==> flow/design.v (excerpt) <==
module ALU(
  input         clock,
                reset,
                io_flush_valid,
                io_FU_input_valid,
  input  [6:0]  io_FU_input_bits_decoded_instruction_PRD,
  input         io_FU_input_bits_decoded_instruction_RD_valid,
  input  [20:0] io_FU_input_bits_decoded_instruction_IMM,
  input  [2:0]  io_FU_input_bits_decoded_instruction_FUNCT3,
  input  [1:0]  io_FU_input_bits_decoded_instruction_packet_index,
  input  [5:0]  io_FU_input_bits_decoded_instruction_ROB_index,
  input  [3:0]  io_FU_input_bits_decoded_instruction_MOB_index,
  input  [4:0]  io_FU_input_bits_decoded_instruction_instructionType,
  input         io_FU_input_bits_decoded_instruction_needs_ALU,
                io_FU_input_bits_decoded_instruction_needs_branch_unit,
                io_FU_input_bits_decoded_instruction_SUBTRACT,
                io_FU_input_bits_decoded_instruction_MULTIPLY,
                io_FU_input_bits_decoded_instruction_FENCE,
                io_FU_input_bits_decoded_instruction_IS_IMM,
  input  [31:0] io_FU_input_bits_RS1_data,
                io_FU_input_bits_RS2_data,
                io_FU_input_bits_fetch_PC,
  output        io_FU_output_valid,
  output [6:0]  io_FU_output_bits_PRD,
  output [31:0] io_FU_output_bits_RD_data,
  output        io_FU_output_bits_RD_valid,
  output [31:0] io_FU_output_bits_fetch_PC,
  output [3:0]  io_FU_output_bits_MOB_index,
  output [5:0]  io_FU_output_bits_ROB_index,
  output [1:0]  io_FU_output_bits_fetch_packet_index
);
  wire [31:0] RS1_signed = io_FU_input_bits_RS1_data;
  wire [31:0] RS1_unsigned = io_FU_input_bits_RS1_data;
  wire [31:0] instruction_PC =
    io_FU_input_bits_fetch_PC
    + {28'h0, io_FU_input_bits_decoded_instruction_packet_index, 2'h0};
  reg  [31:0] arithmetic_result;
  wire [31:0] IMM_signed =
    {{19{io_FU_input_bits_decoded_instruction_IMM[12]}},
     io_FU_input_bits_decoded_instruction_IMM[12:0]};
  wire [31:0] operand2_unsigned =
    io_FU_input_bits_decoded_instruction_IS_IMM ? IMM_signed : io_FU_input_bits_RS2_data;
  wire [4:0]  shamt = operand2_unsigned[4:0];
  wire        _REMU_T = io_FU_input_bits_decoded_instruction_instructionType == 5'hC;
  ...
For scale: about 1500 cells after synthesis, roughly 85 flip-flops, about 240 I/O pins.
export LEC_CHECK = 0
export CAP_MARGIN = 20
export CORE_MARGIN = 2
export CORE_UTILIZATION = 44
export CTS_CLUSTER_SIZE = 84
export GPL_ROUTABILITY_DRIVEN = 0
export GPL_TIMING_DRIVEN = 1
export MIN_ROUTING_LAYER = met1
export PLACE_DENSITY_LB_ADDON = 0.01
export SETUP_SLACK_MARGIN = 0.87
export SLEW_MARGIN = 15
export TNS_END_PERCENT = 35
create_clock -name core_clock -period 3.05 [get_ports {clock}]
run.sh (not shown) runs the stock make flow with config.mk's settings and CLKGATE_MAP_FILE=.
The baseline produced a layout that fails on setup timing.
Next try:
- CORE_UTILIZATION: 44 -> 45
- SETUP_SLACK_MARGIN: 0.87 -> -0.07
- SLEW_MARGIN: 15 -> 25
=>
- The new run ran to the end with violations: setup timing
- routed wire length is higher by 8.4%
- utilization is higher by 4.4 points
- final cell count is higher by 0.63%
- worst setup slack got worse by 0.084 ns
- sequential share of layout area is lower by 0.23 points
- first-iteration DRC count is higher by 13%
- synthesized area stays the same
- total power is higher by 4.2%
Next try:
- ABC_AREA: unset -> 1
- CORE_UTILIZATION: 45 -> 72
- CTS_CLUSTER_SIZE: 84 -> unset
- GPL_TIMING_DRIVEN: 1 -> unset
- MIN_ROUTING_LAYER: met1 -> unset
- PLACE_DENSITY: unset -> 0.38
- PLACE_DENSITY_LB_ADDON: 0.01 -> unset
- SETUP_SLACK_MARGIN: -0.07 -> unset
- SLEW_MARGIN: 25 -> 20
- TNS_END_PERCENT: 35 -> 10
- clock period: 3.05 -> 1.98 ns (I/O delays scaled with it)
Result: Now the flow did not get past global placement; synthesized area went up by a little under a tenth; die area went down by a quarter to a third; synthesized cell count went up by well over a third.
Next try:
- CORE_UTILIZATION: 72 -> 40
- CTS_CLUSTER_DIAMETER: unset -> 382
- CTS_CLUSTER_SIZE: unset -> 20
- GPL_ROUTABILITY_DRIVEN: 0 -> unset
- PLACE_DENSITY: 0.38 -> unset
- SETUP_SLACK_MARGIN: unset -> -0.6
- TNS_END_PERCENT: 10 -> unset
- clock period: 1.98 -> 6.0 ns (I/O delays scaled with it)
Now the flow finished clean.
Die area rose by 77%.
Area after synthesis does not change.
Synthesized cell count stays the same.
Next try:
- ABC_AREA: 1 -> unset
- CTS_CLUSTER_DIAMETER: 382 -> unset
- CTS_CLUSTER_SIZE: 20 -> unset
- SETUP_SLACK_MARGIN: -0.6 -> unset
- clock period: 6.0 -> 5.5 ns (I/O delays scaled with it)
Effect: Non-clock buffer count rises by 90. Total power rises by 14%. Via count falls by 14%. Utilization rises by 3.2 points.
Power is estimated from default activity; no workload was simulated.
